Setup of job 1816:
// Lab4
module Lab4(CLK, RST, INSTR, PC, REG0, REG1, REG2, REG3, REG4, REG5, REG6, REG7, 
		inst_opcode, ALUopcode, ALU_result, Zero, outDMEM, ALU_A, ALU_B);
==> flow/config.mk <==
export PLATFORM = sky130hd
export DESIGN_NAME = Lab4
export DESIGN_NICKNAME = Lab4
export VERILOG_FILES = /design/flow/design.v
export SDC_FILE = /design/flow/constraint.sdc
export NUM_CORES = 4
export LEC_CHECK = 0
export CAP_MARGIN = 20
export CORE_MARGIN = 2
export CORE_UTILIZATION = 68
export CTS_CLUSTER_DIAMETER = 103
export CTS_CLUSTER_SIZE = 27
export PLACE_DENSITY = 0.95
export SETUP_SLACK_MARGIN = -0.43
export SLEW_MARGIN = 20
export TNS_END_PERCENT = 5
==> flow/constraint.sdc <==
create_clock -name core_clock -period 6.47 [get_ports {CLK}]
set_input_delay 1.2940 -clock core_clock [delete_from_list [all_inputs] [get_ports {CLK}]]
set_output_delay 1.2940 -clock core_clock [all_outputs]
set_load 0.01 [all_outputs]
run.sh (not shown) runs the stock make flow with config.mk's settings and CLKGATE_MAP_FILE=.
For job 1816, the flow was terminated by a tool error in global routing and produced no final design.
The following lists how job 8142 was set up differently from job 1816:
==> flow/config.mk <==
export PLATFORM = sky130hd
export DESIGN_NAME = Lab4
export DESIGN_NICKNAME = Lab4
export VERILOG_FILES = /design/flow/design.v
export SDC_FILE = /design/flow/constraint.sdc
export NUM_CORES = 4
export LEC_CHECK = 0
export CAP_MARGIN = 20
export CELL_PAD_IN_SITES_GLOBAL_PLACEMENT = 2
export CORE_MARGIN = 2
export CORE_UTILIZATION = 40
export PLACE_DENSITY = 0.84
export SLEW_MARGIN = 20
==> flow/constraint.sdc <==
create_clock -name core_clock -period 12.0 [get_ports {CLK}]
set_input_delay 2.4000 -clock core_clock [delete_from_list [all_inputs] [get_ports {CLK}]]
set_output_delay 2.4000 -clock core_clock [all_outputs]
set_load 0.01 [all_outputs]
--- outcome ---
Job 8142 completed every stage of the flow, and the final layout passed the timing, design-rule and antenna checks.
Job 8142 against job 1816: count of instantiated cells in the yosys netlist held, fraction of registers with async set/reset held, number of different library cells in the post-synthesis netlist held.
Cell resize tally after clock tree synthesis: job 1816 and job 8142 compared, higher one is job 1816
Summary: with job 1816 as the reference, die extent in y in job 8142 moved up by more than a quarter.
Share of the yosys chip area belonging to registers came out exactly the same in job 1816 and job 8142.
Between job 8142 and job 1816, it is job 8142 whose pre-placement core utilization is lower, by 29 points.
Relative to job 8142, the following input files were edited for job 7758:
diff --git a/flow/config.mk b/flow/config.mk
--- a/flow/config.mk
+++ b/flow/config.mk
@@ -6,8 +6,10 @@
 export NUM_CORES = 4
 export LEC_CHECK = 0
-export CAP_MARGIN = 20
+export CAP_MARGIN = 15
 export CELL_PAD_IN_SITES_GLOBAL_PLACEMENT = 2
 export CORE_MARGIN = 2
 export CORE_UTILIZATION = 40
+export MAX_ROUTING_LAYER = met5
 export PLACE_DENSITY = 0.84
+export SETUP_SLACK_MARGIN = 0.03
 export SLEW_MARGIN = 20
==> flow/constraint.sdc <==
create_clock -name core_clock -period 6.44 [get_ports {CLK}]
set_input_delay 1.2880 -clock core_clock [delete_from_list [all_inputs] [get_ports {CLK}]]
set_output_delay 1.2880 -clock core_clock [all_outputs]
set_load 0.01 [all_outputs]
[summary]
- Compared with job 8142, job 7758 shows routed via count that has gone up by more than 10%.
- Measured against job 8142, the total power of job 7758 comes out at 2.3 times the reference value.
- Adder and majority gate portion of the synthesized area essentially unchanged between job 7758 and job 8142.
- Compared with job 8142, job 7758 shows a higher number of non-clock buffers.
- The higher met2 capacity usage during global routing came out of job 7758.
- Cell depth of the worst flop-to-flop path grows by a few percent when moving from job 8142 to job 7758.
- The capturing instance or port of the critical path comes out outDMEM[5] in one run and outDMEM[11] in the other, namely in job 8142 and job 7758 respectively.
- Critical path depth on job 7758 is up relative to job 8142.
- Job 7758 finished all stages; however, its layout fails the closing checks, the failures being setup timing.
Changes in job 7245 relative to job 7758:
==> flow/config.mk <==
export PLATFORM = sky130hd
export DESIGN_NAME = Lab4
export DESIGN_NICKNAME = Lab4
export VERILOG_FILES = /design/flow/design.v
export SDC_FILE = /design/flow/constraint.sdc
export NUM_CORES = 4
export LEC_CHECK = 0
export CAP_MARGIN = 20
export CORE_MARGIN = 2
export CORE_UTILIZATION = 40
export PLACE_DENSITY = 0.6
export SLEW_MARGIN = 20
==> flow/constraint.sdc <==
create_clock -name core_clock -period 11.7 [get_ports {CLK}]
set_input_delay 2.3400 -clock core_clock [delete_from_list [all_inputs] [get_ports {CLK}]]
set_output_delay 2.3400 -clock core_clock [all_outputs]
set_load 0.01 [all_outputs]
- Number of global-route vias before repair shrinks by more than 10% when moving from job 7758 to job 7245.
- Smallest setup slack after layout delta (job 7245 − job 7758): favourable
- Job 7245 finished every step from synthesis to the final layout, and the layout passed the timing, design-rule and antenna checks.
- Compared with job 7758, in job 7245 post-CTS resize count -348, cell depth of the worst setup path -7.
- Run comparison: job 7758 start point of the critical path INSTR[15]; job 7245 start point of the critical path INSTR[4]
- Global routing met1 resource utilization ends up higher on job 7758.
Relative to job 7245, the following input files were edited for job 1192:
diff --git a/flow/config.mk b/flow/config.mk
--- a/flow/config.mk
+++ b/flow/config.mk
@@ -8,5 +8,5 @@
 export CAP_MARGIN = 20
 export CORE_MARGIN = 2
-export CORE_UTILIZATION = 40
+export CORE_UTILIZATION = 51
 export PLACE_DENSITY = 0.6
 export SLEW_MARGIN = 20
==> flow/constraint.sdc <==
create_clock -name core_clock -period 7.03 [get_ports {CLK}]
set_input_delay 1.4060 -clock core_clock [delete_from_list [all_inputs] [get_ports {CLK}]]
set_output_delay 1.4060 -clock core_clock [all_outputs]
set_load 0.01 [all_outputs]
## What came out
- Job 1192: flow complete, layout not clean; failing: setup timing
- Summary: with job 7245 as the reference, final standard cell area without fillers in job 1192 moved up by more than 10%.
- On job 1192: power after layout is 110% higher than what job 7245 gave.
- Relative to job 7245, wire length has gone up in job 1192.
- Higher worst IR drop on VDD was reported by job 1192, not job 7245.
- Against job 7245, job 1192 comes in 26 points higher on utilization after layout.
- Job 1192 vs. job 7245: global-route wire length before repair now sits higher; sequential share of cell area now sits lower; source-to-sink clock delay at the later pin of the worst-skew pair now sits at about the same level; first-iteration DRC count now sits higher.
Power is estimated from default activity; no workload was simulated.
